[design/flow/config.mk]
export PLATFORM = sky130hd
export DESIGN_NAME = AuctionSearch
export DESIGN_NICKNAME = AuctionSearch
export VERILOG_FILES = /design/flow/design.v
export SDC_FILE = /design/flow/constraint.sdc
export NUM_CORES = 4
export LEC_CHECK = 0
export CAP_MARGIN = 25
export CORE_MARGIN = 2
export CORE_UTILIZATION = 70
export CTS_CLUSTER_SIZE = 18
export GPL_ROUTABILITY_DRIVEN = 1
export MAX_ROUTING_LAYER = met4
export MIN_ROUTING_LAYER = met1
export SLEW_MARGIN = 20
export TNS_END_PERCENT = 70
[design/flow/constraint.sdc]
create_clock -name core_clock -period 3.52 [get_ports {clock}]
set_input_delay 0.7040 -clock core_clock [delete_from_list [all_inputs] [get_ports {clock}]]
set_output_delay 0.7040 -clock core_clock [all_outputs]
set_load 0.01 [all_outputs]
[design/flow/run.sh]
#!/bin/bash
# the make line also repeats each setting of config.mk as NAME=value (left out here)
make -C /OpenROAD-flow-scripts/flow DESIGN_CONFIG=/design/flow/config.mk WORK_HOME=/design/flow/orfs CLKGATE_MAP_FILE= finish
[design/flow/design.v]
module ProcessingElement(
  input         clock,
  input         reset,
  input  [7:0]  io_price,
  output [10:0] io_agentIdx,
  output        io_rewardIn_ready,
  input         io_rewardIn_valid,
  input  [7:0]  io_rewardIn_bits_reward,
  input  [10:0] io_rewardIn_bits_idx,
  input         io_rewardIn_bits_last,
  input         io_PEResultOut_ready,
  output        io_PEResultOut_valid,
  output [7:0]  io_PEResultOut_bits_benefit,
  output [7:0]  io_PEResultOut_bits_oldPrice,
  output [10:0] io_PEResultOut_bits_id,
  output        io_PEResultOut_bits_last
);
  reg [7:0] s1_last;  
  reg [7:0] s1_reward;  
  reg [7:0] s1_idx;  
  reg  s1_valid;  
  reg [7:0] s2_price;  
  reg [7:0] s2_idx;  
  reg  s2_last;  
  reg  s2_valid;  
  reg [7:0] s2_reward;  
  reg [7:0] s3_benefit;  
  reg [7:0] s3_oldPrice;  
  reg  s3_valid;  
  reg [7:0] s3_last;  
  reg [7:0] s3_idx;  
  wire  stall = ~io_PEResultOut_ready;  
  wire  fire = io_rewardIn_ready & io_rewardIn_valid;  
  wire [10:0] _GEN_2 = fire ? io_rewardIn_bits_idx : {{3'd0}, s1_idx};  
  wire [8:0] _diff_T = {1'b0,$signed(s2_reward)};  
  wire [8:0] _diff_T_1 = {1'b0,$signed(s2_price)};  
  wire [8:0] diff = $signed(_diff_T) - $signed(_diff_T_1);  
  wire [10:0] _GEN_9 = ~stall ? _GEN_2 : {{3'd0}, s1_idx};  
  wire [7:0] _GEN_14 = ~stall ? s1_last : {{7'd0}, s2_last};  
  assign io_agentIdx = stall ? {3'd0, s1_idx} : io_rewardIn_bits_idx;
  assign io_rewardIn_ready = ~stall;  
  assign io_PEResultOut_valid = s3_valid;  
  assign io_PEResultOut_bits_benefit = s3_benefit;  
  assign io_PEResultOut_bits_oldPrice = s3_oldPrice;  
  assign io_PEResultOut_bits_id = {{3'd0}, s3_idx};  
  assign io_PEResultOut_bits_last = s3_last[0];  
  always @(posedge clock) begin
    if (reset) begin  
      s1_last <= 8'h0;  
    end else if (~stall) begin  
      if (fire) begin  
        s1_last <= {{7'd0}, io_rewardIn_bits_last};  
      end
    end
    if (reset) begin  
      s1_reward <= 8'h0;  
    end else if (~stall) begin  
      if (fire) begin  
        s1_reward <= io_rewardIn_bits_reward;  
      end
    end
    if (reset) begin  
      s1_idx <= 8'h0;  
    end else begin
      s1_idx <= _GEN_9[7:0];
    end
    if (reset) begin  
      s1_valid <= 1'h0;  
    end else if (~stall) begin  
      s1_valid <= fire;  
    end
    if (reset) begin  
      s2_price <= 8'h0;  
    end else if (~stall) begin  
      s2_price <= io_price;  
    end
    if (reset) begin  
      s2_idx <= 8'h0;  
    end else if (~stall) begin  
      s2_idx <= s1_idx;  
    end
    if (reset) begin  
      s2_last <= 1'h0;  
    end else begin
      s2_last <= _GEN_14[0];
    end
    if (reset) begin  
      s2_valid <= 1'h0;  
    end else if (~stall) begin  
      s2_valid <= s1_valid;  
    end
    if (reset) begin  
      s2_reward <= 8'h0;  
    end else if (~stall) begin  
      s2_reward <= s1_reward;  
    end
    if (reset) begin  
      s3_benefit <= 8'h0;  
    end else if (~stall) begin  
      if (diff[8]) begin  
        s3_benefit <= 8'h0;
      end else begin
        s3_benefit <= diff[7:0];
      end
    end
    if (reset) begin  
      s3_oldPrice <= 8'h0;  
    end else if (~stall) begin  
      s3_oldPrice <= s2_price;  
    end
    if (reset) begin  
      s3_valid <= 1'h0;  
    end else if (~stall) begin  
      s3_valid <= s2_valid;  
    end
    if (reset) begin  
      s3_last <= 8'h0;  
    end else if (~stall) begin  
      s3_last <= {{7'd0}, s2_last};  
    end
    if (reset) begin  
      s3_idx <= 8'h0;  
    end else if (~stall) begin  
      s3_idx <= s2_idx;  
    end
  end
endmodule
module SearchTask(
  input         clock,
  input         reset,
  output        io_benefitIn_0_ready,
  input         io_benefitIn_0_valid,
  input  [7:0]  io_benefitIn_0_bits_benefit,
  input  [7:0]  io_benefitIn_0_bits_oldPrice,
  input  [10:0] io_benefitIn_0_bits_id,
  input         io_benefitIn_0_bits_last,
  output        io_benefitIn_1_ready,
  input         io_benefitIn_1_valid,
  input  [7:0]  io_benefitIn_1_bits_benefit,
  input  [7:0]  io_benefitIn_1_bits_oldPrice,
  input  [10:0] io_benefitIn_1_bits_id,
  output        io_benefitIn_2_ready,
  input         io_benefitIn_2_valid,
  input  [7:0]  io_benefitIn_2_bits_benefit,
  input  [7:0]  io_benefitIn_2_bits_oldPrice,
  input  [10:0] io_benefitIn_2_bits_id,
  output        io_benefitIn_3_ready,
  input         io_benefitIn_3_valid,
  input  [7:0]  io_benefitIn_3_bits_benefit,
  input  [7:0]  io_benefitIn_3_bits_oldPrice,
  input  [10:0] io_benefitIn_3_bits_id,
  output        io_benefitIn_4_ready,
  input         io_benefitIn_4_valid,
  input  [7:0]  io_benefitIn_4_bits_benefit,
  input  [7:0]  io_benefitIn_4_bits_oldPrice,
  input  [10:0] io_benefitIn_4_bits_id,
  output        io_benefitIn_5_ready,
  input         io_benefitIn_5_valid,
  input  [7:0]  io_benefitIn_5_bits_benefit,
  input  [7:0]  io_benefitIn_5_bits_oldPrice,
  input  [10:0] io_benefitIn_5_bits_id,
  output        io_benefitIn_6_ready,
  input         io_benefitIn_6_valid,
  input  [7:0]  io_benefitIn_6_bits_benefit,
  input  [7:0]  io_benefitIn_6_bits_oldPrice,
  input  [10:0] io_benefitIn_6_bits_id,
  output        io_benefitIn_7_ready,
  input         io_benefitIn_7_valid,
  input  [7:0]  io_benefitIn_7_bits_benefit,
  input  [7:0]  io_benefitIn_7_bits_oldPrice,
  input  [10:0] io_benefitIn_7_bits_id,
  input         io_resultOut_ready,
  output        io_resultOut_valid,
  output [10:0] io_resultOut_bits_winner,
  output [7:0]  io_resultOut_bits_bid
);
  reg  s_valid_0;  
  reg  s_valid_1;  
  reg  s_valid_2;  
  reg  s_valid_3;  
  reg  s_last_0;  
  reg  s_last_1;  
  reg  s_last_2;  
  reg  s_last_3;  
  reg [7:0] compRegs_0_0_benefit;  
  reg [10:0] compRegs_0_0_id;  
  reg [7:0] compRegs_0_0_runningBid;  
  reg [7:0] compRegs_0_0_oldPrice;  
  reg [7:0] compRegs_0_1_benefit;  
  reg [10:0] compRegs_0_1_id;  
  reg [7:0] compRegs_0_1_runningBid;  
  reg [7:0] compRegs_0_1_oldPrice;  
  reg [7:0] compRegs_0_2_benefit;  
  reg [10:0] compRegs_0_2_id;  
  reg [7:0] compRegs_0_2_runningBid;  
  reg [7:0] compRegs_0_2_oldPrice;  
  reg [7:0] compRegs_0_3_benefit;  
  reg [10:0] compRegs_0_3_id;  
  reg [7:0] compRegs_0_3_runningBid;  
  reg [7:0] compRegs_0_3_oldPrice;  
  reg [7:0] compRegs_0_4_benefit;  
  reg [10:0] compRegs_0_4_id;  
  reg [7:0] compRegs_0_4_runningBid;  
  reg [7:0] compRegs_0_4_oldPrice;  
  reg [7:0] compRegs_0_5_benefit;  
  reg [10:0] compRegs_0_5_id;  
  reg [7:0] compRegs_0_5_runningBid;  
  reg [7:0] compRegs_0_5_oldPrice;  
  reg [7:0] compRegs_0_6_benefit;  
  reg [10:0] compRegs_0_6_id;  
  reg [7:0] compRegs_0_6_runningBid;  
  reg [7:0] compRegs_0_6_oldPrice;  
  reg [7:0] compRegs_0_7_benefit;  
  reg [10:0] compRegs_0_7_id;  
  reg [7:0] compRegs_0_7_runningBid;  
  reg [7:0] compRegs_0_7_oldPrice;  
  reg [7:0] compRegs_1_0_benefit;  
  reg [10:0] compRegs_1_0_id;  
  reg [7:0] compRegs_1_0_runningBid;  
  reg [7:0] compRegs_1_0_oldPrice;  
  reg [7:0] compRegs_1_1_benefit;  
  reg [10:0] compRegs_1_1_id;  
  reg [7:0] compRegs_1_1_runningBid;  
  reg [7:0] compRegs_1_1_oldPrice;  
  reg [7:0] compRegs_1_2_benefit;  
  reg [10:0] compRegs_1_2_id;  
  reg [7:0] compRegs_1_2_runningBid;  
  reg [7:0] compRegs_1_2_oldPrice;  
  reg [7:0] compRegs_1_3_benefit;  
  reg [10:0] compRegs_1_3_id;  
  reg [7:0] compRegs_1_3_runningBid;  
  reg [7:0] compRegs_1_3_oldPrice;  
  reg [7:0] compRegs_2_0_benefit;  
  reg [10:0] compRegs_2_0_id;  
  reg [7:0] compRegs_2_0_runningBid;  
  reg [7:0] compRegs_2_0_oldPrice;  
  reg [7:0] compRegs_2_1_benefit;  
  reg [10:0] compRegs_2_1_id;  
  reg [7:0] compRegs_2_1_runningBid;  
  reg [7:0] compRegs_2_1_oldPrice;  
  reg [7:0] compRegs_3_0_benefit;  
  reg [10:0] compRegs_3_0_id;  
  reg [7:0] compRegs_3_0_runningBid;  
  reg [7:0] compRegs_3_0_oldPrice;  
  reg [7:0] slast_runningWinner_benefit;  
  reg [10:0] slast_runningWinner_id;  
  reg [7:0] slast_runningWinner_runningBid;  
  reg [7:0] slast_runningWinner_oldPrice;  
  reg  slast_valid;  
  reg  slast_last;  
  wire  stall = ~io_resultOut_ready & slast_valid;  
  wire  _fire_T = io_benefitIn_0_ready & io_benefitIn_0_valid;  
  wire  _fire_T_1 = io_benefitIn_1_ready & io_benefitIn_1_valid;  
  wire  _fire_T_2 = io_benefitIn_2_ready & io_benefitIn_2_valid;  
  wire  _fire_T_3 = io_benefitIn_3_ready & io_benefitIn_3_valid;  
  wire  _fire_T_4 = io_benefitIn_4_ready & io_benefitIn_4_valid;  
  wire  _fire_T_5 = io_benefitIn_5_ready & io_benefitIn_5_valid;  
  wire  _fire_T_6 = io_benefitIn_6_ready & io_benefitIn_6_valid;  
  wire  _fire_T_7 = io_benefitIn_7_ready & io_benefitIn_7_valid;  
  wire  fire = _fire_T | _fire_T_1 | _fire_T_2 | _fire_T_3 | _fire_T_4 | _fire_T_5 | _fire_T_6 | _fire_T_7;  
  wire [7:0] hypoBid = compRegs_0_0_benefit - compRegs_0_1_benefit;  
  wire [7:0] hypoBid_1 = compRegs_0_1_benefit - compRegs_0_0_benefit;  
  wire [7:0] hypoBid_2 = compRegs_0_2_benefit - compRegs_0_3_benefit;  
  wire [7:0] hypoBid_3 = compRegs_0_3_benefit - compRegs_0_2_benefit;  
  wire [7:0] hypoBid_4 = compRegs_0_4_benefit - compRegs_0_5_benefit;  
  wire [7:0] hypoBid_5 = compRegs_0_5_benefit - compRegs_0_4_benefit;  
  wire [7:0] hypoBid_6 = compRegs_0_6_benefit - compRegs_0_7_benefit;  
  wire [7:0] hypoBid_7 = compRegs_0_7_benefit - compRegs_0_6_benefit;  
  wire [7:0] hypoBid_8 = compRegs_1_0_benefit - compRegs_1_1_benefit;  
  wire [7:0] hypoBid_9 = compRegs_1_1_benefit - compRegs_1_0_benefit;  
  wire [7:0] hypoBid_10 = compRegs_1_2_benefit - compRegs_1_3_benefit;  
  wire [7:0] hypoBid_11 = compRegs_1_3_benefit - compRegs_1_2_benefit;  
  wire [7:0] hypoBid_12 = compRegs_2_0_benefit - compRegs_2_1_benefit;  
  wire [7:0] hypoBid_13 = compRegs_2_1_benefit - compRegs_2_0_benefit;  
  wire [7:0] hypoBid_14 = compRegs_3_0_benefit - slast_runningWinner_benefit;  
  wire [7:0] _slast_runningWinner_runningBid_T_1 = hypoBid_14 < compRegs_3_0_runningBid ? hypoBid_14 :
    compRegs_3_0_runningBid;  
  wire [7:0] hypoBid_15 = slast_runningWinner_benefit - compRegs_3_0_benefit;  
  wire [7:0] _slast_runningWinner_runningBid_T_3 = hypoBid_15 < slast_runningWinner_runningBid ? hypoBid_15 :
    slast_runningWinner_runningBid;  
  wire [7:0] _io_resultOut_bits_bid_T_1 = slast_runningWinner_oldPrice + 8'h1;  
  wire [7:0] _io_resultOut_bits_bid_T_3 = slast_runningWinner_runningBid + slast_runningWinner_oldPrice;  
  wire [7:0] _GEN_152 = slast_runningWinner_benefit == 8'h0 ? 8'h0 : _io_resultOut_bits_bid_T_3;  
  assign io_benefitIn_0_ready = ~stall;  
  assign io_benefitIn_1_ready = ~stall;  
  assign io_benefitIn_2_ready = ~stall;  
  assign io_benefitIn_3_ready = ~stall;  
  assign io_benefitIn_4_ready = ~stall;  
  assign io_benefitIn_5_ready = ~stall;  
  assign io_benefitIn_6_ready = ~stall;  
  assign io_benefitIn_7_ready = ~stall;  
  assign io_resultOut_valid = slast_valid & slast_last;  
  assign io_resultOut_bits_winner = slast_runningWinner_id;  
  assign io_resultOut_bits_bid = slast_runningWinner_runningBid == 8'h0 & slast_runningWinner_benefit > 8'h0 ?
    _io_resultOut_bits_bid_T_1 : _GEN_152;  
  always @(posedge clock) begin
    if (reset) begin  
      s_valid_0 <= 1'h0;  
    end else if (~stall) begin  
      s_valid_0 <= fire;  
    end
    if (reset) begin  
      s_valid_1 <= 1'h0;  
    end else if (~stall) begin  
      s_valid_1 <= s_valid_0;  
    end
    if (reset) begin  
      s_valid_2 <= 1'h0;  
    end else if (~stall) begin  
      s_valid_2 <= s_valid_1;  
    end
    if (reset) begin  
      s_valid_3 <= 1'h0;  
    end else if (~stall) begin  
      s_valid_3 <= s_valid_2;  
    end
    if (reset) begin  
      s_last_0 <= 1'h0;  
    end else if (~stall) begin  
      if (fire) begin  
        s_last_0 <= io_benefitIn_0_bits_last;  
      end
    end
    if (reset) begin  
      s_last_1 <= 1'h0;  
    end else if (~stall) begin  
      s_last_1 <= s_last_0;  
    end
    if (reset) begin  
      s_last_2 <= 1'h0;  
    end else if (~stall) begin  
      s_last_2 <= s_last_1;  
    end
    if (reset) begin  
      s_last_3 <= 1'h0;  
    end else if (~stall) begin  
      s_last_3 <= s_last_2;  
    end
    if (reset) begin  
      compRegs_0_0_benefit <= 8'h0;  
    end else if (~stall) begin  
      if (fire) begin  
        if (_fire_T) begin  
          compRegs_0_0_benefit <= io_benefitIn_0_bits_benefit;  
        end else begin
          compRegs_0_0_benefit <= 8'h0;  
        end
      end
    end
    if (reset) begin  
      compRegs_0_0_id <= 11'h0;  
    end else if (~stall) begin  
      if (fire) begin  
        compRegs_0_0_id <= io_benefitIn_0_bits_id;  
      end
    end
    if (reset) begin  
      compRegs_0_0_runningBid <= 8'h0;  
    end else if (~stall) begin  
      if (fire) begin  
        compRegs_0_0_runningBid <= 8'hff;  
      end
    end
    if (reset) begin  
      compRegs_0_0_oldPrice <= 8'h0;  
    end else if (~stall) begin  
      if (fire) begin  
        compRegs_0_0_oldPrice <= io_benefitIn_0_bits_oldPrice;  
      end
    end
    if (reset) begin  
      compRegs_0_1_benefit <= 8'h0;  
    end else if (~stall) begin  
      if (fire) begin  
        if (_fire_T_1) begin  
          compRegs_0_1_benefit <= io_benefitIn_1_bits_benefit;  
        end else begin
          compRegs_0_1_benefit <= 8'h0;  
        end
      end
    end
    if (reset) begin  
      compRegs_0_1_id <= 11'h0;  
    end else if (~stall) begin  
      if (fire) begin  
        compRegs_0_1_id <= io_benefitIn_1_bits_id;  
      end
    end
    if (reset) begin  
      compRegs_0_1_runningBid <= 8'h0;  
    end else if (~stall) begin  
      if (fire) begin  
        compRegs_0_1_runningBid <= 8'hff;  
      end
    end
    if (reset) begin  
      compRegs_0_1_oldPrice <= 8'h0;  
    end else if (~stall) begin  
      if (fire) begin  
        compRegs_0_1_oldPrice <= io_benefitIn_1_bits_oldPrice;  
      end
    end
    if (reset) begin  
      compRegs_0_2_benefit <= 8'h0;  
    end else if (~stall) begin  
      if (fire) begin  
        if (_fire_T_2) begin  
          compRegs_0_2_benefit <= io_benefitIn_2_bits_benefit;  
        end else begin
          compRegs_0_2_benefit <= 8'h0;  
        end
      end
    end
    if (reset) begin  
      compRegs_0_2_id <= 11'h0;  
    end else if (~stall) begin  
      if (fire) begin  
        compRegs_0_2_id <= io_benefitIn_2_bits_id;  
      end
    end
    if (reset) begin  
      compRegs_0_2_runningBid <= 8'h0;  
    end else if (~stall) begin  
      if (fire) begin  
        compRegs_0_2_runningBid <= 8'hff;  
      end
    end
    if (reset) begin  
      compRegs_0_2_oldPrice <= 8'h0;  
    end else if (~stall) begin  
      if (fire) begin  
        compRegs_0_2_oldPrice <= io_benefitIn_2_bits_oldPrice;  
      end
    end
    if (reset) begin  
      compRegs_0_3_benefit <= 8'h0;  
    end else if (~stall) begin  
      if (fire) begin  
        if (_fire_T_3) begin  
          compRegs_0_3_benefit <= io_benefitIn_3_bits_benefit;  
        end else begin
          compRegs_0_3_benefit <= 8'h0;  
        end
      end
    end
    if (reset) begin  
      compRegs_0_3_id <= 11'h0;  
    end else if (~stall) begin  
      if (fire) begin  
        compRegs_0_3_id <= io_benefitIn_3_bits_id;  
      end
    end
    if (reset) begin  
      compRegs_0_3_runningBid <= 8'h0;  
    end else if (~stall) begin  
      if (fire) begin  
        compRegs_0_3_runningBid <= 8'hff;  
      end
    end
    if (reset) begin  
      compRegs_0_3_oldPrice <= 8'h0;  
    end else if (~stall) begin  
      if (fire) begin  
        compRegs_0_3_oldPrice <= io_benefitIn_3_bits_oldPrice;  
      end
    end
    if (reset) begin  
      compRegs_0_4_benefit <= 8'h0;  
    end else if (~stall) begin  
      if (fire) begin  
        if (_fire_T_4) begin  
          compRegs_0_4_benefit <= io_benefitIn_4_bits_benefit;  
        end else begin
          compRegs_0_4_benefit <= 8'h0;  
        end
      end
    end
    if (reset) begin  
      compRegs_0_4_id <= 11'h0;  
    end else if (~stall) begin  
      if (fire) begin  
        compRegs_0_4_id <= io_benefitIn_4_bits_id;  
      end
    end
    if (reset) begin  
      compRegs_0_4_runningBid <= 8'h0;  
    end else if (~stall) begin  
      if (fire) begin  
        compRegs_0_4_runningBid <= 8'hff;  
      end
    end
    if (reset) begin  
      compRegs_0_4_oldPrice <= 8'h0;  
    end else if (~stall) begin  
      if (fire) begin  
        compRegs_0_4_oldPrice <= io_benefitIn_4_bits_oldPrice;  
      end
    end
    if (reset) begin  
      compRegs_0_5_benefit <= 8'h0;  
    end else if (~stall) begin  
      if (fire) begin  
        if (_fire_T_5) begin  
          compRegs_0_5_benefit <= io_benefitIn_5_bits_benefit;  
        end else begin
          compRegs_0_5_benefit <= 8'h0;  
        end
      end
    end
    if (reset) begin  
      compRegs_0_5_id <= 11'h0;  
    end else if (~stall) begin  
      if (fire) begin  
        compRegs_0_5_id <= io_benefitIn_5_bits_id;  
      end
    end
    if (reset) begin  
      compRegs_0_5_runningBid <= 8'h0;  
    end else if (~stall) begin  
      if (fire) begin  
        compRegs_0_5_runningBid <= 8'hff;  
      end
    end
    if (reset) begin  
      compRegs_0_5_oldPrice <= 8'h0;  
    end else if (~stall) begin  
      if (fire) begin  
        compRegs_0_5_oldPrice <= io_benefitIn_5_bits_oldPrice;  
      end
    end
    if (reset) begin  
      compRegs_0_6_benefit <= 8'h0;  
    end else if (~stall) begin  
      if (fire) begin  
        if (_fire_T_6) begin  
          compRegs_0_6_benefit <= io_benefitIn_6_bits_benefit;  
        end else begin
          compRegs_0_6_benefit <= 8'h0;  
        end
      end
    end
    if (reset) begin  
      compRegs_0_6_id <= 11'h0;  
    end else if (~stall) begin  
      if (fire) begin  
        compRegs_0_6_id <= io_benefitIn_6_bits_id;  
      end
    end
    if (reset) begin  
      compRegs_0_6_runningBid <= 8'h0;  
    end else if (~stall) begin  
      if (fire) begin  
        compRegs_0_6_runningBid <= 8'hff;  
      end
    end
    if (reset) begin  
      compRegs_0_6_oldPrice <= 8'h0;  
    end else if (~stall) begin  
      if (fire) begin  
        compRegs_0_6_oldPrice <= io_benefitIn_6_bits_oldPrice;  
      end
    end
    if (reset) begin  
      compRegs_0_7_benefit <= 8'h0;  
    end else if (~stall) begin  
      if (fire) begin  
        if (_fire_T_7) begin  
          compRegs_0_7_benefit <= io_benefitIn_7_bits_benefit;  
        end else begin
          compRegs_0_7_benefit <= 8'h0;  
        end
      end
    end
    if (reset) begin  
      compRegs_0_7_id <= 11'h0;  
    end else if (~stall) begin  
      if (fire) begin  
        compRegs_0_7_id <= io_benefitIn_7_bits_id;  
      end
    end
    if (reset) begin  
      compRegs_0_7_runningBid <= 8'h0;  
    end else if (~stall) begin  
      if (fire) begin  
        compRegs_0_7_runningBid <= 8'hff;  
      end
    end
    if (reset) begin  
      compRegs_0_7_oldPrice <= 8'h0;  
    end else if (~stall) begin  
      if (fire) begin  
        compRegs_0_7_oldPrice <= io_benefitIn_7_bits_oldPrice;  
      end
    end
    if (reset) begin  
      compRegs_1_0_benefit <= 8'h0;  
    end else if (~stall) begin  
      if (compRegs_0_0_benefit >= compRegs_0_1_benefit) begin  
        compRegs_1_0_benefit <= compRegs_0_0_benefit;  
      end else begin
        compRegs_1_0_benefit <= compRegs_0_1_benefit;  
      end
    end
    if (reset) begin  
      compRegs_1_0_id <= 11'h0;  
    end else if (~stall) begin  
      if (compRegs_0_0_benefit >= compRegs_0_1_benefit) begin  
        compRegs_1_0_id <= compRegs_0_0_id;  
      end else begin
        compRegs_1_0_id <= compRegs_0_1_id;  
      end
    end
    if (reset) begin  
      compRegs_1_0_runningBid <= 8'h0;  
    end else if (~stall) begin  
      if (compRegs_0_0_benefit >= compRegs_0_1_benefit) begin  
        if (hypoBid < compRegs_0_0_runningBid) begin  
          compRegs_1_0_runningBid <= hypoBid;
        end else begin
          compRegs_1_0_runningBid <= compRegs_0_0_runningBid;
        end
      end else if (hypoBid_1 < compRegs_0_1_runningBid) begin  
        compRegs_1_0_runningBid <= hypoBid_1;
      end else begin
        compRegs_1_0_runningBid <= compRegs_0_1_runningBid;
      end
    end
    if (reset) begin  
      compRegs_1_0_oldPrice <= 8'h0;  
    end else if (~stall) begin  
      if (compRegs_0_0_benefit >= compRegs_0_1_benefit) begin  
        compRegs_1_0_oldPrice <= compRegs_0_0_oldPrice;  
      end else begin
        compRegs_1_0_oldPrice <= compRegs_0_1_oldPrice;  
      end
    end
    if (reset) begin  
      compRegs_1_1_benefit <= 8'h0;  
    end else if (~stall) begin  
      if (compRegs_0_2_benefit >= compRegs_0_3_benefit) begin  
        compRegs_1_1_benefit <= compRegs_0_2_benefit;  
      end else begin
        compRegs_1_1_benefit <= compRegs_0_3_benefit;  
      end
    end
    if (reset) begin  
      compRegs_1_1_id <= 11'h0;  
    end else if (~stall) begin  
      if (compRegs_0_2_benefit >= compRegs_0_3_benefit) begin  
        compRegs_1_1_id <= compRegs_0_2_id;  
      end else begin
        compRegs_1_1_id <= compRegs_0_3_id;  
      end
    end
    if (reset) begin  
      compRegs_1_1_runningBid <= 8'h0;  
    end else if (~stall) begin  
      if (compRegs_0_2_benefit >= compRegs_0_3_benefit) begin  
        if (hypoBid_2 < compRegs_0_2_runningBid) begin  
          compRegs_1_1_runningBid <= hypoBid_2;
        end else begin
          compRegs_1_1_runningBid <= compRegs_0_2_runningBid;
        end
      end else if (hypoBid_3 < compRegs_0_3_runningBid) begin  
        compRegs_1_1_runningBid <= hypoBid_3;
      end else begin
        compRegs_1_1_runningBid <= compRegs_0_3_runningBid;
      end
    end
    if (reset) begin  
      compRegs_1_1_oldPrice <= 8'h0;  
    end else if (~stall) begin  
      if (compRegs_0_2_benefit >= compRegs_0_3_benefit) begin  
        compRegs_1_1_oldPrice <= compRegs_0_2_oldPrice;  
      end else begin
        compRegs_1_1_oldPrice <= compRegs_0_3_oldPrice;  
      end
    end
    if (reset) begin  
      compRegs_1_2_benefit <= 8'h0;  
    end else if (~stall) begin  
      if (compRegs_0_4_benefit >= compRegs_0_5_benefit) begin  
        compRegs_1_2_benefit <= compRegs_0_4_benefit;  
      end else begin
        compRegs_1_2_benefit <= compRegs_0_5_benefit;  
      end
    end
    if (reset) begin  
      compRegs_1_2_id <= 11'h0;  
    end else if (~stall) begin  
      if (compRegs_0_4_benefit >= compRegs_0_5_benefit) begin  
        compRegs_1_2_id <= compRegs_0_4_id;  
      end else begin
        compRegs_1_2_id <= compRegs_0_5_id;  
      end
    end
    if (reset) begin  
      compRegs_1_2_runningBid <= 8'h0;  
    end else if (~stall) begin  
      if (compRegs_0_4_benefit >= compRegs_0_5_benefit) begin  
        if (hypoBid_4 < compRegs_0_4_runningBid) begin  
          compRegs_1_2_runningBid <= hypoBid_4;
        end else begin
          compRegs_1_2_runningBid <= compRegs_0_4_runningBid;
        end
      end else if (hypoBid_5 < compRegs_0_5_runningBid) begin  
        compRegs_1_2_runningBid <= hypoBid_5;
      end else begin
        compRegs_1_2_runningBid <= compRegs_0_5_runningBid;
      end
    end
    if (reset) begin  
      compRegs_1_2_oldPrice <= 8'h0;  
    end else if (~stall) begin  
      if (compRegs_0_4_benefit >= compRegs_0_5_benefit) begin  
        compRegs_1_2_oldPrice <= compRegs_0_4_oldPrice;  
      end else begin
        compRegs_1_2_oldPrice <= compRegs_0_5_oldPrice;  
      end
    end
    if (reset) begin  
      compRegs_1_3_benefit <= 8'h0;  
    end else if (~stall) begin  
      if (compRegs_0_6_benefit >= compRegs_0_7_benefit) begin  
        compRegs_1_3_benefit <= compRegs_0_6_benefit;  
      end else begin
        compRegs_1_3_benefit <= compRegs_0_7_benefit;  
      end
    end
    if (reset) begin  
      compRegs_1_3_id <= 11'h0;  
    end else if (~stall) begin  
      if (compRegs_0_6_benefit >= compRegs_0_7_benefit) begin  
        compRegs_1_3_id <= compRegs_0_6_id;  
      end else begin
        compRegs_1_3_id <= compRegs_0_7_id;  
      end
    end
    if (reset) begin  
      compRegs_1_3_runningBid <= 8'h0;  
    end else if (~stall) begin  
      if (compRegs_0_6_benefit >= compRegs_0_7_benefit) begin  
        if (hypoBid_6 < compRegs_0_6_runningBid) begin  
          compRegs_1_3_runningBid <= hypoBid_6;
        end else begin
          compRegs_1_3_runningBid <= compRegs_0_6_runningBid;
        end
      end else if (hypoBid_7 < compRegs_0_7_runningBid) begin  
        compRegs_1_3_runningBid <= hypoBid_7;
      end else begin
        compRegs_1_3_runningBid <= compRegs_0_7_runningBid;
      end
    end
    if (reset) begin  
      compRegs_1_3_oldPrice <= 8'h0;  
    end else if (~stall) begin  
      if (compRegs_0_6_benefit >= compRegs_0_7_benefit) begin  
        compRegs_1_3_oldPrice <= compRegs_0_6_oldPrice;  
      end else begin
        compRegs_1_3_oldPrice <= compRegs_0_7_oldPrice;  
      end
    end
    if (reset) begin  
      compRegs_2_0_benefit <= 8'h0;  
    end else if (~stall) begin  
      if (compRegs_1_0_benefit >= compRegs_1_1_benefit) begin  
        compRegs_2_0_benefit <= compRegs_1_0_benefit;  
      end else begin
        compRegs_2_0_benefit <= compRegs_1_1_benefit;  
      end
    end
    if (reset) begin  
      compRegs_2_0_id <= 11'h0;  
    end else if (~stall) begin  
      if (compRegs_1_0_benefit >= compRegs_1_1_benefit) begin  
        compRegs_2_0_id <= compRegs_1_0_id;  
      end else begin
        compRegs_2_0_id <= compRegs_1_1_id;  
      end
    end
    if (reset) begin  
      compRegs_2_0_runningBid <= 8'h0;  
    end else if (~stall) begin  
      if (compRegs_1_0_benefit >= compRegs_1_1_benefit) begin  
        if (hypoBid_8 < compRegs_1_0_runningBid) begin  
          compRegs_2_0_runningBid <= hypoBid_8;
        end else begin
          compRegs_2_0_runningBid <= compRegs_1_0_runningBid;
        end
      end else if (hypoBid_9 < compRegs_1_1_runningBid) begin  
        compRegs_2_0_runningBid <= hypoBid_9;
      end else begin
        compRegs_2_0_runningBid <= compRegs_1_1_runningBid;
      end
    end
    if (reset) begin  
      compRegs_2_0_oldPrice <= 8'h0;  
    end else if (~stall) begin  
      if (compRegs_1_0_benefit >= compRegs_1_1_benefit) begin  
        compRegs_2_0_oldPrice <= compRegs_1_0_oldPrice;  
      end else begin
        compRegs_2_0_oldPrice <= compRegs_1_1_oldPrice;  
      end
    end
    if (reset) begin  
      compRegs_2_1_benefit <= 8'h0;  
    end else if (~stall) begin  
      if (compRegs_1_2_benefit >= compRegs_1_3_benefit) begin  
        compRegs_2_1_benefit <= compRegs_1_2_benefit;  
      end else begin
        compRegs_2_1_benefit <= compRegs_1_3_benefit;  
      end
    end
    if (reset) begin  
      compRegs_2_1_id <= 11'h0;  
    end else if (~stall) begin  
      if (compRegs_1_2_benefit >= compRegs_1_3_benefit) begin  
        compRegs_2_1_id <= compRegs_1_2_id;  
      end else begin
        compRegs_2_1_id <= compRegs_1_3_id;  
      end
    end
    if (reset) begin  
      compRegs_2_1_runningBid <= 8'h0;  
    end else if (~stall) begin  
      if (compRegs_1_2_benefit >= compRegs_1_3_benefit) begin  
        if (hypoBid_10 < compRegs_1_2_runningBid) begin  
          compRegs_2_1_runningBid <= hypoBid_10;
        end else begin
          compRegs_2_1_runningBid <= compRegs_1_2_runningBid;
        end
      end else if (hypoBid_11 < compRegs_1_3_runningBid) begin  
        compRegs_2_1_runningBid <= hypoBid_11;
      end else begin
        compRegs_2_1_runningBid <= compRegs_1_3_runningBid;
      end
    end
    if (reset) begin  
      compRegs_2_1_oldPrice <= 8'h0;  
    end else if (~stall) begin  
      if (compRegs_1_2_benefit >= compRegs_1_3_benefit) begin  
        compRegs_2_1_oldPrice <= compRegs_1_2_oldPrice;  
      end else begin
        compRegs_2_1_oldPrice <= compRegs_1_3_oldPrice;  
      end
    end
    if (reset) begin  
      compRegs_3_0_benefit <= 8'h0;  
    end else if (~stall) begin  
      if (compRegs_2_0_benefit >= compRegs_2_1_benefit) begin  
        compRegs_3_0_benefit <= compRegs_2_0_benefit;  
      end else begin
        compRegs_3_0_benefit <= compRegs_2_1_benefit;  
      end
    end
    if (reset) begin  
      compRegs_3_0_id <= 11'h0;  
    end else if (~stall) begin  
      if (compRegs_2_0_benefit >= compRegs_2_1_benefit) begin  
        compRegs_3_0_id <= compRegs_2_0_id;  
      end else begin
        compRegs_3_0_id <= compRegs_2_1_id;  
      end
    end
    if (reset) begin  
      compRegs_3_0_runningBid <= 8'h0;  
    end else if (~stall) begin  
      if (compRegs_2_0_benefit >= compRegs_2_1_benefit) begin  
        if (hypoBid_12 < compRegs_2_0_runningBid) begin  
          compRegs_3_0_runningBid <= hypoBid_12;
        end else begin
          compRegs_3_0_runningBid <= compRegs_2_0_runningBid;
        end
      end else if (hypoBid_13 < compRegs_2_1_runningBid) begin  
        compRegs_3_0_runningBid <= hypoBid_13;
      end else begin
        compRegs_3_0_runningBid <= compRegs_2_1_runningBid;
      end
    end
    if (reset) begin  
      compRegs_3_0_oldPrice <= 8'h0;  
    end else if (~stall) begin  
      if (compRegs_2_0_benefit >= compRegs_2_1_benefit) begin  
        compRegs_3_0_oldPrice <= compRegs_2_0_oldPrice;  
      end else begin
        compRegs_3_0_oldPrice <= compRegs_2_1_oldPrice;  
      end
    end
    if (reset) begin  
      slast_runningWinner_benefit <= 8'h0;  
    end else if (~stall) begin  
      if (slast_last | ~slast_valid) begin  
        slast_runningWinner_benefit <= compRegs_3_0_benefit;  
      end else if (compRegs_3_0_benefit > slast_runningWinner_benefit) begin  
        slast_runningWinner_benefit <= compRegs_3_0_benefit;  
      end
    end
    if (reset) begin  
      slast_runningWinner_id <= 11'h0;  
    end else if (~stall) begin  
      if (slast_last | ~slast_valid) begin  
        slast_runningWinner_id <= compRegs_3_0_id;  
      end else if (compRegs_3_0_benefit > slast_runningWinner_benefit) begin  
        slast_runningWinner_id <= compRegs_3_0_id;  
      end
    end
    if (reset) begin  
      slast_runningWinner_runningBid <= 8'h0;  
    end else if (~stall) begin  
      if (slast_last | ~slast_valid) begin  
        slast_runningWinner_runningBid <= compRegs_3_0_runningBid;  
      end else if (compRegs_3_0_benefit > slast_runningWinner_benefit) begin  
        slast_runningWinner_runningBid <= _slast_runningWinner_runningBid_T_1;  
      end else begin
        slast_runningWinner_runningBid <= _slast_runningWinner_runningBid_T_3;  
      end
    end
    if (reset) begin  
      slast_runningWinner_oldPrice <= 8'h0;  
    end else if (~stall) begin  
      if (slast_last | ~slast_valid) begin  
        slast_runningWinner_oldPrice <= compRegs_3_0_oldPrice;  
      end else if (compRegs_3_0_benefit > slast_runningWinner_benefit) begin  
        slast_runningWinner_oldPrice <= compRegs_3_0_oldPrice;  
      end
    end
    if (reset) begin  
      slast_valid <= 1'h0;  
    end else if (~stall) begin  
      slast_valid <= s_valid_3;  
    end
    if (reset) begin  
      slast_last <= 1'h0;  
    end else if (~stall) begin  
      slast_last <= s_last_3;  
    end
  end
endmodule
module AuctionSearch(
  input         clock,
  input         reset,
  output        io_rewardIn_0_ready,
  input         io_rewardIn_0_valid,
  input  [7:0]  io_rewardIn_0_reward,
  input  [10:0] io_rewardIn_0_idx,
  input         io_rewardIn_0_last,
  output [10:0] io_agentIdx_0,
  input  [7:0]  io_price_0,
  output        io_rewardIn_1_ready,
  input         io_rewardIn_1_valid,
  input  [7:0]  io_rewardIn_1_reward,
  input  [10:0] io_rewardIn_1_idx,
  output [10:0] io_agentIdx_1,
  input  [7:0]  io_price_1,
  output        io_rewardIn_2_ready,
  input         io_rewardIn_2_valid,
  input  [7:0]  io_rewardIn_2_reward,
  input  [10:0] io_rewardIn_2_idx,
  output [10:0] io_agentIdx_2,
  input  [7:0]  io_price_2,
  output        io_rewardIn_3_ready,
  input         io_rewardIn_3_valid,
  input  [7:0]  io_rewardIn_3_reward,
  input  [10:0] io_rewardIn_3_idx,
  output [10:0] io_agentIdx_3,
  input  [7:0]  io_price_3,
  output        io_rewardIn_4_ready,
  input         io_rewardIn_4_valid,
  input  [7:0]  io_rewardIn_4_reward,
  input  [10:0] io_rewardIn_4_idx,
  output [10:0] io_agentIdx_4,
  input  [7:0]  io_price_4,
  output        io_rewardIn_5_ready,
  input         io_rewardIn_5_valid,
  input  [7:0]  io_rewardIn_5_reward,
  input  [10:0] io_rewardIn_5_idx,
  output [10:0] io_agentIdx_5,
  input  [7:0]  io_price_5,
  output        io_rewardIn_6_ready,
  input         io_rewardIn_6_valid,
  input  [7:0]  io_rewardIn_6_reward,
  input  [10:0] io_rewardIn_6_idx,
  output [10:0] io_agentIdx_6,
  input  [7:0]  io_price_6,
  output        io_rewardIn_7_ready,
  input         io_rewardIn_7_valid,
  input  [7:0]  io_rewardIn_7_reward,
  input  [10:0] io_rewardIn_7_idx,
  output [10:0] io_agentIdx_7,
  input  [7:0]  io_price_7,
  input         io_resultOut_ready,
  output        io_resultOut_valid,
  output [10:0] io_resultOut_winner,
  output [7:0]  io_resultOut_bid
);
  wire        pe0_valid;
  wire [7:0]  pe0_benefit;
  wire [7:0]  pe0_oldPrice;
  wire [10:0] pe0_id;
  wire        pe0_last;
  wire        pe0_ready;
  wire        pe1_valid;
  wire [7:0]  pe1_benefit;
  wire [7:0]  pe1_oldPrice;
  wire [10:0] pe1_id;
  wire        pe1_last;
  wire        pe1_ready;
  wire        pe2_valid;
  wire [7:0]  pe2_benefit;
  wire [7:0]  pe2_oldPrice;
  wire [10:0] pe2_id;
  wire        pe2_last;
  wire        pe2_ready;
  wire        pe3_valid;
  wire [7:0]  pe3_benefit;
  wire [7:0]  pe3_oldPrice;
  wire [10:0] pe3_id;
  wire        pe3_last;
  wire        pe3_ready;
  wire        pe4_valid;
  wire [7:0]  pe4_benefit;
  wire [7:0]  pe4_oldPrice;
  wire [10:0] pe4_id;
  wire        pe4_last;
  wire        pe4_ready;
  wire        pe5_valid;
  wire [7:0]  pe5_benefit;
  wire [7:0]  pe5_oldPrice;
  wire [10:0] pe5_id;
  wire        pe5_last;
  wire        pe5_ready;
  wire        pe6_valid;
  wire [7:0]  pe6_benefit;
  wire [7:0]  pe6_oldPrice;
  wire [10:0] pe6_id;
  wire        pe6_last;
  wire        pe6_ready;
  wire        pe7_valid;
  wire [7:0]  pe7_benefit;
  wire [7:0]  pe7_oldPrice;
  wire [10:0] pe7_id;
  wire        pe7_last;
  wire        pe7_ready;
  ProcessingElement pes_0 (
    .clock(clock),
    .reset(reset),
    .io_price(io_price_0),
    .io_agentIdx(io_agentIdx_0),
    .io_rewardIn_ready(io_rewardIn_0_ready),
    .io_rewardIn_valid(io_rewardIn_0_valid),
    .io_rewardIn_bits_reward(io_rewardIn_0_reward),
    .io_rewardIn_bits_idx(io_rewardIn_0_idx),
    .io_rewardIn_bits_last(io_rewardIn_0_last),
    .io_PEResultOut_ready(pe0_ready),
    .io_PEResultOut_valid(pe0_valid),
    .io_PEResultOut_bits_benefit(pe0_benefit),
    .io_PEResultOut_bits_oldPrice(pe0_oldPrice),
    .io_PEResultOut_bits_id(pe0_id),
    .io_PEResultOut_bits_last(pe0_last)
  );
  ProcessingElement pes_1 (
    .clock(clock),
    .reset(reset),
    .io_price(io_price_1),
    .io_agentIdx(io_agentIdx_1),
    .io_rewardIn_ready(io_rewardIn_1_ready),
    .io_rewardIn_valid(io_rewardIn_1_valid),
    .io_rewardIn_bits_reward(io_rewardIn_1_reward),
    .io_rewardIn_bits_idx(io_rewardIn_1_idx),
    .io_rewardIn_bits_last(1'b0),
    .io_PEResultOut_ready(pe1_ready),
    .io_PEResultOut_valid(pe1_valid),
    .io_PEResultOut_bits_benefit(pe1_benefit),
    .io_PEResultOut_bits_oldPrice(pe1_oldPrice),
    .io_PEResultOut_bits_id(pe1_id),
    .io_PEResultOut_bits_last(pe1_last)
  );
  ProcessingElement pes_2 (
    .clock(clock),
    .reset(reset),
    .io_price(io_price_2),
    .io_agentIdx(io_agentIdx_2),
    .io_rewardIn_ready(io_rewardIn_2_ready),
    .io_rewardIn_valid(io_rewardIn_2_valid),
    .io_rewardIn_bits_reward(io_rewardIn_2_reward),
    .io_rewardIn_bits_idx(io_rewardIn_2_idx),
    .io_rewardIn_bits_last(1'b0),
    .io_PEResultOut_ready(pe2_ready),
    .io_PEResultOut_valid(pe2_valid),
    .io_PEResultOut_bits_benefit(pe2_benefit),
    .io_PEResultOut_bits_oldPrice(pe2_oldPrice),
    .io_PEResultOut_bits_id(pe2_id),
    .io_PEResultOut_bits_last(pe2_last)
  );
  ProcessingElement pes_3 (
    .clock(clock),
    .reset(reset),
    .io_price(io_price_3),
    .io_agentIdx(io_agentIdx_3),
    .io_rewardIn_ready(io_rewardIn_3_ready),
    .io_rewardIn_valid(io_rewardIn_3_valid),
    .io_rewardIn_bits_reward(io_rewardIn_3_reward),
    .io_rewardIn_bits_idx(io_rewardIn_3_idx),
    .io_rewardIn_bits_last(1'b0),
    .io_PEResultOut_ready(pe3_ready),
    .io_PEResultOut_valid(pe3_valid),
    .io_PEResultOut_bits_benefit(pe3_benefit),
    .io_PEResultOut_bits_oldPrice(pe3_oldPrice),
    .io_PEResultOut_bits_id(pe3_id),
    .io_PEResultOut_bits_last(pe3_last)
  );
  ProcessingElement pes_4 (
    .clock(clock),
    .reset(reset),
    .io_price(io_price_4),
    .io_agentIdx(io_agentIdx_4),
    .io_rewardIn_ready(io_rewardIn_4_ready),
    .io_rewardIn_valid(io_rewardIn_4_valid),
    .io_rewardIn_bits_reward(io_rewardIn_4_reward),
    .io_rewardIn_bits_idx(io_rewardIn_4_idx),
    .io_rewardIn_bits_last(1'b0),
    .io_PEResultOut_ready(pe4_ready),
    .io_PEResultOut_valid(pe4_valid),
    .io_PEResultOut_bits_benefit(pe4_benefit),
    .io_PEResultOut_bits_oldPrice(pe4_oldPrice),
    .io_PEResultOut_bits_id(pe4_id),
    .io_PEResultOut_bits_last(pe4_last)
  );
  ProcessingElement pes_5 (
    .clock(clock),
    .reset(reset),
    .io_price(io_price_5),
    .io_agentIdx(io_agentIdx_5),
    .io_rewardIn_ready(io_rewardIn_5_ready),
    .io_rewardIn_valid(io_rewardIn_5_valid),
    .io_rewardIn_bits_reward(io_rewardIn_5_reward),
    .io_rewardIn_bits_idx(io_rewardIn_5_idx),
    .io_rewardIn_bits_last(1'b0),
    .io_PEResultOut_ready(pe5_ready),
    .io_PEResultOut_valid(pe5_valid),
    .io_PEResultOut_bits_benefit(pe5_benefit),
    .io_PEResultOut_bits_oldPrice(pe5_oldPrice),
    .io_PEResultOut_bits_id(pe5_id),
    .io_PEResultOut_bits_last(pe5_last)
  );
  ProcessingElement pes_6 (
    .clock(clock),
    .reset(reset),
    .io_price(io_price_6),
    .io_agentIdx(io_agentIdx_6),
    .io_rewardIn_ready(io_rewardIn_6_ready),
    .io_rewardIn_valid(io_rewardIn_6_valid),
    .io_rewardIn_bits_reward(io_rewardIn_6_reward),
    .io_rewardIn_bits_idx(io_rewardIn_6_idx),
    .io_rewardIn_bits_last(1'b0),
    .io_PEResultOut_ready(pe6_ready),
    .io_PEResultOut_valid(pe6_valid),
    .io_PEResultOut_bits_benefit(pe6_benefit),
    .io_PEResultOut_bits_oldPrice(pe6_oldPrice),
    .io_PEResultOut_bits_id(pe6_id),
    .io_PEResultOut_bits_last(pe6_last)
  );
  ProcessingElement pes_7 (
    .clock(clock),
    .reset(reset),
    .io_price(io_price_7),
    .io_agentIdx(io_agentIdx_7),
    .io_rewardIn_ready(io_rewardIn_7_ready),
    .io_rewardIn_valid(io_rewardIn_7_valid),
    .io_rewardIn_bits_reward(io_rewardIn_7_reward),
    .io_rewardIn_bits_idx(io_rewardIn_7_idx),
    .io_rewardIn_bits_last(1'b0),
    .io_PEResultOut_ready(pe7_ready),
    .io_PEResultOut_valid(pe7_valid),
    .io_PEResultOut_bits_benefit(pe7_benefit),
    .io_PEResultOut_bits_oldPrice(pe7_oldPrice),
    .io_PEResultOut_bits_id(pe7_id),
    .io_PEResultOut_bits_last(pe7_last)
  );
  SearchTask search (
    .clock(clock),
    .reset(reset),
    .io_benefitIn_0_ready(pe0_ready),
    .io_benefitIn_0_valid(pe0_valid),
    .io_benefitIn_0_bits_benefit(pe0_benefit),
    .io_benefitIn_0_bits_oldPrice(pe0_oldPrice),
    .io_benefitIn_0_bits_id(pe0_id),
    .io_benefitIn_0_bits_last(pe0_last),
    .io_benefitIn_1_ready(pe1_ready),
    .io_benefitIn_1_valid(pe1_valid),
    .io_benefitIn_1_bits_benefit(pe1_benefit),
    .io_benefitIn_1_bits_oldPrice(pe1_oldPrice),
    .io_benefitIn_1_bits_id(pe1_id),
    .io_benefitIn_2_ready(pe2_ready),
    .io_benefitIn_2_valid(pe2_valid),
    .io_benefitIn_2_bits_benefit(pe2_benefit),
    .io_benefitIn_2_bits_oldPrice(pe2_oldPrice),
    .io_benefitIn_2_bits_id(pe2_id),
    .io_benefitIn_3_ready(pe3_ready),
    .io_benefitIn_3_valid(pe3_valid),
    .io_benefitIn_3_bits_benefit(pe3_benefit),
    .io_benefitIn_3_bits_oldPrice(pe3_oldPrice),
    .io_benefitIn_3_bits_id(pe3_id),
    .io_benefitIn_4_ready(pe4_ready),
    .io_benefitIn_4_valid(pe4_valid),
    .io_benefitIn_4_bits_benefit(pe4_benefit),
    .io_benefitIn_4_bits_oldPrice(pe4_oldPrice),
    .io_benefitIn_4_bits_id(pe4_id),
    .io_benefitIn_5_ready(pe5_ready),
    .io_benefitIn_5_valid(pe5_valid),
    .io_benefitIn_5_bits_benefit(pe5_benefit),
    .io_benefitIn_5_bits_oldPrice(pe5_oldPrice),
    .io_benefitIn_5_bits_id(pe5_id),
    .io_benefitIn_6_ready(pe6_ready),
    .io_benefitIn_6_valid(pe6_valid),
    .io_benefitIn_6_bits_benefit(pe6_benefit),
    .io_benefitIn_6_bits_oldPrice(pe6_oldPrice),
    .io_benefitIn_6_bits_id(pe6_id),
    .io_benefitIn_7_ready(pe7_ready),
    .io_benefitIn_7_valid(pe7_valid),
    .io_benefitIn_7_bits_benefit(pe7_benefit),
    .io_benefitIn_7_bits_oldPrice(pe7_oldPrice),
    .io_benefitIn_7_bits_id(pe7_id),
    .io_resultOut_ready(io_resultOut_ready),
    .io_resultOut_valid(io_resultOut_valid),
    .io_resultOut_bits_winner(io_resultOut_winner),
    .io_resultOut_bits_bid(io_resultOut_bid)
  );
endmodule
==> results of run 1 <==
routing by layer:
layer | vias to the layer above | share of wire [%] | global-route usage [%]
met2 | 2550 | 47 | 66.9
met1 | 21659 | 40 | 52.0
met4 | 0 | 4.7 | 17.4
met5 | - | 0 | -
li1 | 21156 | - | -
met3 | 535 | 8.5 | 6.65
cell type report:
class,count,area (um^2)
repair buffers,560,5420
clock buffers,135,2790
well taps,882,1100
fillers,3844,10900
clock inverters,48,776
multi-input cells,4427,26300
flip-flops and latches,998,20000
inverters,296,1120
diodes,5,12.5
metrics by stage:
step	power (W)	cell area [um^2]	std cells	hold WS, ns	TNS (ns)
finish	0.0272	57500	7351	0.374	0
global route	0.0279	57500	7350	0.371	-0.649
global placement	0.0154	53100	7143	0.437	-0.0860
floorplan	0.0143	48300	6127	0.426	0
CTS	0.0269	56800	7327	0.338	-0.0374
detailed placement	0.0155	53100	7143	0.441	-0.805
timing repair:
| item | 4_1_cts | 5_1_grt |
|---|---|---|
| gates resized | 30 | 158 |
| gates cloned | 0 | 2 |
| pin swaps | 3 | 84 |
| buffers inserted | 1 | 17 |
| endpoints found under the hold margin | 0 | 0 |
| endpoints found under the setup margin | 44 | 68 |
==> results.json, run 1 <==
{
  "setup_ws_ns": 0.0995,
  "rsz0062_at_grt": "yes",
  "tightest_slew_ns": 1.24,
  "routed_wl_mm": 150,
  "slowest_delay_ns": 0.36,
  "crit_slowest_cell": "fa_2",
  "powerSeq_w": 0.0120,
  "hpwl_mm": 97.9,
  "end_kind": "output port",
  "p_comb_w": 0.00367,
  "area_leaders": "dfxtp_1 (41%), nand2_1 (12%), a21oi_1 (9.0%)",
  "logic_family": "AND-OR/OR-AND gates",
  "die_w_um": 267,
  "max_freq_ghz": 0.292,
  "antenna_found_initial": 4,
  "ys_types": 79,
  "yosys_warnings": 2,
  "core_area_um2": 68500,
  "die_h_um": 267,
  "period_minus_slack_ns": 3.42,
  "ff_type": "dfxtp_1",
  "yosys-stat-area_um2": 48300,
  "min-delay-path-class": "input pin to flop",
  "tritoncts": "built",
  "numCtsBuffers": 98,
  "common_cells": "nand2_1 (1,579), dfxtp_1 (998), a21oi_1 (865)",
  "reg2reg_depth": 15,
  "yosysSeqAreaShare_pct": 41.4,
  "power_density_nw_per_um2": 472,
  "clock_power_share_pct": 42.3,
  "critPathLaunchType": "flop",
  "mux_share_pct": 3.42,
  "place_congestion": 1.02,
  "dr.pass1.iters": 7,
  "gr-usage-all-layers_pct": 41.5,
  "cp.depth": 10,
  "cp.arrival_ns": 2.72,
  "worstPathCellList": "ha_2 -> fa_2 -> a21o_1 -> a21oi_2 -> o21bai_1 -> a21oi_1 -> xnor2_1 -> nor2_1 -> a211oi_1 -> buf_2",
  "leakagePower_nw": 23.1,
  "critical_path_class": "flop to output port",
  "p_sw_share_pct": 26.6,
  "root_buffer": "clkbuf_16",
  "grt_pass1_wl_mm": 231,
  "edf_count": 0,
  "synthCells": 6125,
  "intPower_w": 0.0199,
  "async_reset_ff_share_pct": 0,
  "crit_fanout": 4,
  "yosysMostFrequentCell": "nand2_1",
  "regToRegSetupSlack_ns": 0.1,
  "wl_per_cell_um": 20.4,
  "power.group.top": "sequential cells",
  "clock_latency_ns": 0.70,
  "hold_depth": 2,
  "synth_flops": 998,
  "hold_path_end": "pes_6.s1_reward[5]",
  "die_area_um2": 71100,
  "clk_pin_slew_ns": 0.06,
  "clock_sinks": 998,
  "viasPerCell": 6.24,
  "status": "no timing/DRC/antenna violations",
  "log.warning_count": 104,
  "area_growth_pct": 19.1,
  "required_ns": 2.82,
  "grt_pass1_vias": 43497,
  "cp_num_buf_inv": 1,
  "setup_violations": 0,
  "dp_slack_ns": -0.141,
  "finalCritPeriodShare_pct": 97.2,
  "ys_sh_aoi_pct": 19.2,
  "fp_util_pct": 70.6,
  "top_cell_area_share_pct": 41.4,
  "synth_top_cell_by_area": "dfxtp_1",
  "grt_max_degree": 249,
  "drtAntennaViolNets": 0,
  "drt_iter0_markers": 5440,
  "netlist_area_um2": 48300,
  "io_buffer_count": 340,
  "ir_drop_mv": 0.651,
  "boundaryPins": 344,
  "drc": 0,
  "crit_start": "search.slast_runningWinner_runningBid[0]",
  "rows": 96,
  "hold_viol": 0,
  "hold_path_startpoint": "reset",
  "pwr-share-seq_pct": 44.2,
  "finish.utilization_pct": 84.0,
  "ys_sh_simple_pct": 19.1,
  "ctsHoldBuffers": 0,
  "max-slew-margin-rel_pct": 17.0,
  "power.switching_w": 0.00723,
  "gr-total-overflow": 0,
  "r2r-start": "search.compRegs_0_1_benefit[0]",
  "nets": 6938,
  "cts_buffer_depth": 3,
  "cp_top_family": "AND-OR/OR-AND gates",
  "yosysCellCount": 6125,
  "pg_clk_w": 0.0115,
  "cp-endpoint": "io_resultOut_bid[6]",
  "synthAdderAreaFrac_pct": 8.91,
  "skew_ns": 0.0663,
  "htree_levels": 3,
  "via_count": 45900,
  "slew_viol_final": 0,
  "regToRegEndpoint": "search.compRegs_1_0_runningBid[5]",
  "combPwrFrac_pct": 13.5,
  "synth.avg_cell_area_um2": 7.89,
  "synth-xor-area-share_pct": 2.38,
  "maxCapViolations": 0
}
==> run 2: changes to the inputs <==
CAP_MARGIN = 5   (was 25)
CORE_MARGIN = 4   (was 2)
CORE_UTILIZATION = 26   (was 70)
CTS_CLUSTER_SIZE = default   (was 18)
GPL_ROUTABILITY_DRIVEN = 0   (was 1)
HOLD_SLACK_MARGIN = -0.01   (was default)
SETUP_SLACK_MARGIN = 0.9   (was default)
TNS_END_PERCENT = 25   (was 70)
clock period = 3.53 ns   (was 3.52 ns; I/O delays follow)
==> run 2 against run 1 <==
Net effect: critical path type unchanged; sequential cell count unchanged; hold slack lost 0.029 ns; largest cell class unchanged; clock-buffer cell count is 12 higher; first-iteration DRC count is 47% lower; synthesized area is the same; wire length increased by 3.5%; critical path depth stayed put; largest power group unchanged; critical endpoint unchanged; power increased by 2.0%; still clean; sequential share of layout area decreased by 3.2 points; clock skew decreased by 0.032 ns; non-clock buffer count is 179 higher.
==> results.json, run 2 <==
{
  "ys_types": 79,
  "common_cells": "nand2_1 (1,579), dfxtp_1 (998), a21oi_1 (865)",
  "hold_depth": 2,
  "period_minus_slack_ns": 3.45,
  "holdWs_ns": 0.344,
  "nets": 7129,
  "async_reset_ff_share_pct": 0,
  "slew_viol_final": 0,
  "critical_path_class": "flop to output port",
  "regToRegEndpoint": "search.slast_runningWinner_runningBid[0]",
  "dr.pass1.iters": 5,
  "hold_viol": 0,
  "crit_slowest_cell": "fa_2",
  "clk_pin_slew_ns": 0.06,
  "cp.depth": 10,
  "clock_sinks": 998,
  "mux_share_pct": 3.42,
  "die_h_um": 439,
  "power.group.top": "sequential cells",
  "ff_type": "dfxtp_1",
  "yosys-stat-area_um2": 48300,
  "total_power_w": 0.0277,
  "p_comb_w": 0.00458,
  "gr-usage-all-layers_pct": 15.6,
  "cp-endpoint": "io_resultOut_bid[6]",
  "drtAntennaViolNets": 0,
  "min-delay-path-class": "input pin to flop",
  "power.switching_w": 0.00745,
  "cp.arrival_ns": 2.75,
  "intPower_w": 0.0203,
  "core_area_um2": 184000,
  "grt_max_degree": 213,
  "logic_family": "AND-OR/OR-AND gates",
  "synth_top_cell_by_area": "dfxtp_1",
  "rows": 157,
  "grt_pass1_wl_mm": 237,
  "regToRegSetupSlack_ns": 0.15,
  "log.warning_count": 99,
  "combPwrFrac_pct": 16.5,
  "tightest_slew_ns": 1.03,
  "clock_power_share_pct": 40.3,
  "logic_area_um2": 28600,
  "setup_violations": 0,
  "p_sw_share_pct": 26.9,
  "grt.met1_usage_pct": 19.8,
  "drt_iter0_markers": 2863,
  "antenna_found_initial": 7,
  "cp_top_family": "AND-OR/OR-AND gates",
  "yosysSeqAreaShare_pct": 41.4,
  "crit_start": "search.slast_runningWinner_oldPrice[1]",
  "grtUsageMet2_pct": 25.5,
  "cp_num_buf_inv": 2,
  "leakagePower_nw": 24.7,
  "gr-total-overflow": 0,
  "synth-xor-area-share_pct": 2.38,
  "die_w_um": 439,
  "reg2reg_depth": 18,
  "cpMostUsedCell": "a21oi_2",
  "top_cell_area_share_pct": 41.4,
  "fp_util_pct": 26.3,
  "required_ns": 2.82,
  "root_buffer": "clkbuf_16",
  "crit_fanout": 3,
  "ctsHoldBuffers": 0,
  "grt_pass1_vias": 42106,
  "io_buffer_count": 340,
  "htree_levels": 3,
  "routed_wl_mm": 155,
  "hold_path_end": "search.compRegs_2_0_benefit[1]",
  "synthAdderAreaFrac_pct": 8.91,
  "boundaryPins": 344,
  "ys_sh_aoi_pct": 19.2,
  "edf_count": 0,
  "die_area_um2": 193000,
  "pg_clk_w": 0.0112,
  "yosysCellCount": 6125,
  "pwr-share-seq_pct": 43.1,
  "power_density_nw_per_um2": 435,
  "ir_drop_mv": 0.338,
  "max-slew-margin-rel_pct": 31.2,
  "synth_flops": 998,
  "maxCapViolations": 0,
  "end_kind": "output port",
  "top_usage_layer": "met2",
  "synthCells": 6125,
  "cts_buffer_depth": 3,
  "hpwl_mm": 103,
  "gr-usage-met3_pct": 2.08,
  "viasPerCell": 4.78,
  "fillers": 18909,
  "clock_latency_ns": 0.73,
  "status": "no timing/DRC/antenna violations",
  "area_leaders": "dfxtp_1 (41%), nand2_1 (12%), a21oi_1 (9.0%)",
  "yosysMostFrequentCell": "nand2_1",
  "regArea_um2": 20100,
  "yosys_warnings": 2,
  "area_growth_pct": 32.0,
  "netlist_area_um2": 48300,
  "wl_per_cell_um": 17.0,
  "skew_ns": 0.0344,
  "finalCritPeriodShare_pct": 97.8,
  "hold_path_startpoint": "reset",
  "via_count": 43608,
  "rsz0062_at_grt": "yes",
  "powerSeq_w": 0.0120,
  "critPathLaunchType": "flop",
  "slowest_delay_ns": 0.39,
  "drc": 0,
  "max_freq_ghz": 0.290,
  "ys_sh_simple_pct": 19.1,
  "numCtsBuffers": 104,
  "tritoncts": "built",
  "synth.avg_cell_area_um2": 7.89,
  "r2r-start": "search.slast_runningWinner_benefit[0]",
  "worstPathCellList": "buf_4 -> fa_2 -> a21o_1 -> a21oi_2 -> o21bai_1 -> a21oi_2 -> xnor2_1 -> nor2_1 -> a211oi_1 -> buf_2"
}
run 2: metrics by stage:
stage	util, %	cells	area, um^2	setup TNS, ns	setup WS, ns
CTS	33.5	9019	61600	-0.0713	-0.0639
detailed placement	30.0	8646	55200	-0.277	-0.0435
finish	34.7	9126	63800	0	0.0779
floorplan	-	6127	49000	0	0.416
global route	34.7	9126	63800	-0.180	-0.0996
global placement	30.0	8646	55200	0	0.0803
run 2: timing repair:
action,4_1_cts,5_1_grt
setup buffers,169,92
endpoints found under the setup margin,303,511
pin swaps,197,197
cloned,15,8
gates resized,429,483
hold endpoints to repair,0,0
run 2: cell type report:
type | instances | area share (%)
Multi-Input combinational cell | 4431 | 44.8
Antenna cell | 7 | 0.0275
Timing Repair inverter | 2 | 0.0392
Sequential cell | 998 | 31.5
Clock inverter | 42 | 0.779
Clock buffer | 147 | 4.63
Tap cell | 2464 | 4.83
Timing Repair Buffer | 739 | 11.6
Inverter | 296 | 1.81
run 2: routing by layer:
layer / part of all wire [%] / up-vias / wire [um]
met5: 0 / - / 0
met4: 3.2 / 0 / 4950
met3: 4.3 / 233 / 6620
met2: 48 / 988 / 74500
met1: 45 / 20796 / 69200
li1: - / 21591 / -
==> run 3: changes to the inputs <==
ABC_AREA = 1   (was default)
CAP_MARGIN = 20   (was 5)
CORE_ASPECT_RATIO = 0.9   (was default)
CORE_MARGIN = 2   (was 4)
CORE_UTILIZATION = 72   (was 26)
GPL_ROUTABILITY_DRIVEN = default   (was 0)
HOLD_SLACK_MARGIN = default   (was -0.01)
MAX_ROUTING_LAYER = default   (was met4)
MIN_ROUTING_LAYER = default   (was met1)
PLACE_DENSITY = 0.79   (was default)
SETUP_SLACK_MARGIN = 1.0   (was 0.9)
TNS_END_PERCENT = 5   (was 25)
clock period = 3.74 ns   (was 3.53 ns; I/O delays follow)
==> run 3 against run 2 <==
Net effect: still clean on timing, DRC and antenna; critical path depth grew 1; largest cell class unchanged; wire length shrank 6.9%; highest routed layer is now met5; sequential cell count is the same.
==> results.json, run 3 <==
{
  "cts_buffer_depth": 3,
  "gr-total-overflow": 0,
  "routed_wl_mm": 145,
  "finalCritPeriodShare_pct": 83.6,
  "clk_pin_slew_ns": 0.06,
  "max-slew-margin-rel_pct": 33.7,
  "root_buffer": "clkbuf_16",
  "log.warning_count": 97,
  "cp.arrival_ns": 2.38,
  "status": "no timing/DRC/antenna violations",
  "slowest_delay_ns": 0.37,
  "dp_cells": 8255,
  "p_comb_w": 0.00601,
  "holdWs_ns": 0.445,
  "cp_num_buf_inv": 1,
  "period_minus_slack_ns": 3.13,
  "yosys_warnings": 2,
  "pg_clk_w": 0.0104,
  "die_h_um": 257,
  "boundaryPins": 344,
  "cp_top_family": "adder cells",
  "core_area_um2": 70200,
  "wl_per_cell_um": 17.1,
  "regToRegSetupSlack_ns": 0.84,
  "max_freq_ghz": 0.320,
  "clock_power_share_pct": 36.9,
  "hold_viol": 0,
  "area_growth_pct": 16.1,
  "grt_pass1_vias": 45901,
  "drc": 0,
  "place_congestion": 0.948,
  "ff_type": "dfxtp_1",
  "critical_path_class": "flop to output port",
  "drtAntennaViolNets": 0,
  "crit_start": "search.slast_runningWinner_oldPrice[0]",
  "ys_types": 35,
  "die_w_um": 285,
  "common_cells": "nand2_1 (1,497), dfxtp_1 (998), o21ai_0 (944)",
  "clock_latency_ns": 0.68,
  "regArea_um2": 20100,
  "hold_path_end": "search.compRegs_0_5_id[5]",
  "power.switching_w": 0.00862,
  "synth_flops": 998,
  "hold_depth": 2,
  "slew_viol_final": 0,
  "crit_fanout": 4,
  "drt_iter0_markers": 5491,
  "synth.avg_cell_area_um2": 7.01,
  "cp-endpoint": "io_resultOut_bid[6]",
  "yosys-stat-area_um2": 51200,
  "intPower_w": 0.0195,
  "cp.depth": 11,
  "dr.pass1.iters": 10,
  "rows": 92,
  "fin_cells": 8468,
  "critPathLaunchType": "flop",
  "fillers": 4448,
  "antenna_found_initial": 4,
  "fp_util_pct": 72.9,
  "hold_path_startpoint": "search.compRegs_0_5_id[5]",
  "required_ns": 2.99,
  "area_leaders": "dfxtp_1 (39%), nand2_1 (11%), o21ai_0 (9.2%)",
  "logic_family": "simple AND/OR/NAND/NOR gates",
  "nets": 8005,
  "via_count": 49820,
  "logic_area_um2": 26900,
  "io_buffer_count": 340,
  "grt_pass1_wl_mm": 228,
  "synthCells": 7304,
  "tightest_slew_ns": 0.994,
  "viasPerCell": 5.88,
  "ir_drop_mv": 0.407,
  "pwr-share-seq_pct": 41.8,
  "ctsHoldBuffers": 0,
  "edf_count": 0,
  "synth-xor-area-share_pct": 0.582,
  "ys_sh_aoi_pct": 20.5,
  "tritoncts": "built",
  "synthAdderAreaFrac_pct": 8.41,
  "leakagePower_nw": 27.7,
  "end_kind": "output port",
  "fin_setup_tns_ns": 0,
  "reg2reg_depth": 19,
  "yosysCellCount": 7304,
  "yosysMostFrequentCell": "nand2_1",
  "netlist_area_um2": 51200,
  "rsz0062_at_grt": "yes",
  "power.group.top": "sequential cells",
  "regToRegEndpoint": "search.compRegs_2_1_runningBid[1]",
  "num_antenna_cells": 0,
  "async_reset_ff_share_pct": 0,
  "maxCapViolations": 0,
  "hpwl_mm": 95.4,
  "clock_sinks": 998,
  "setup_violations": 0,
  "setup_ws_ns": 0.613,
  "htree_levels": 3,
  "gr-usage-all-layers_pct": 37.2,
  "dp_slack_ns": 0.195,
  "die_area_um2": 73200,
  "worstPathCellList": "ha_4 -> fa_2 -> nand3_2 -> nand3_2 -> nand2_2 -> nand2_2 -> a21oi_2 -> nand2_1 -> nand2_1 -> o22ai_1 -> buf_2",
  "synth_top_cell_by_area": "dfxtp_1",
  "total_power_w": 0.0281,
  "top_cell_area_share_pct": 39.0,
  "grt_max_degree": 188,
  "min-delay-path-class": "flop to flop",
  "yosysSeqAreaShare_pct": 39.0,
  "ys_sh_simple_pct": 21.1,
  "combPwrFrac_pct": 21.3,
  "p_sw_share_pct": 30.6,
  "r2r-start": "search.compRegs_1_3_benefit[5]",
  "mux_share_pct": 0,
  "numCtsBuffers": 97,
  "crit_slowest_cell": "dfxtp_4",
  "power_density_nw_per_um2": 474,
  "powerSeq_w": 0.0118,
  "skew_ns": 0.0204
}
## run 3: metal layers
metal	share of wire (%)	vias up	track usage [%]
met3	7.9	431	5.73
li1	-	24104	-
met5	0.028	-	0
met4	4.3	6	14.7
met2	46	2231	60.4
met1	42	23048	49.9
## run 3: through the flow
step / area, um^2 / util [%]
3_5_place_dp: 54700 / 78.0
2_1_floorplan: 51200 / -
4_1_cts: 58300 / 83.1
6_report: 59400 / 84.6
3_3_place_gp: 54700 / 78.0
5_1_grt: 59400 / 84.6
## run 3: area by class of cell
| cell class | count | share of cell area (%) |
|---|---|---|
| clock buffer | 139 | 4.81 |
| clock inverter | 40 | 0.965 |
| inverter | 923 | 5.87 |
| multi-input combinational | 4990 | 45.3 |
| sequential | 998 | 33.8 |
| tap | 940 | 1.98 |
| timing repair buffer | 438 | 7.30 |
## run 3: timing repair
item                                    4_1_cts  5_1_grt
endpoints found under the setup margin      204      276
pin swaps                                    13       56
gates resized                               155      252
setup buffers                                15       17
cloned                                        1        1
Power is estimated from default activity; no workload was simulated.
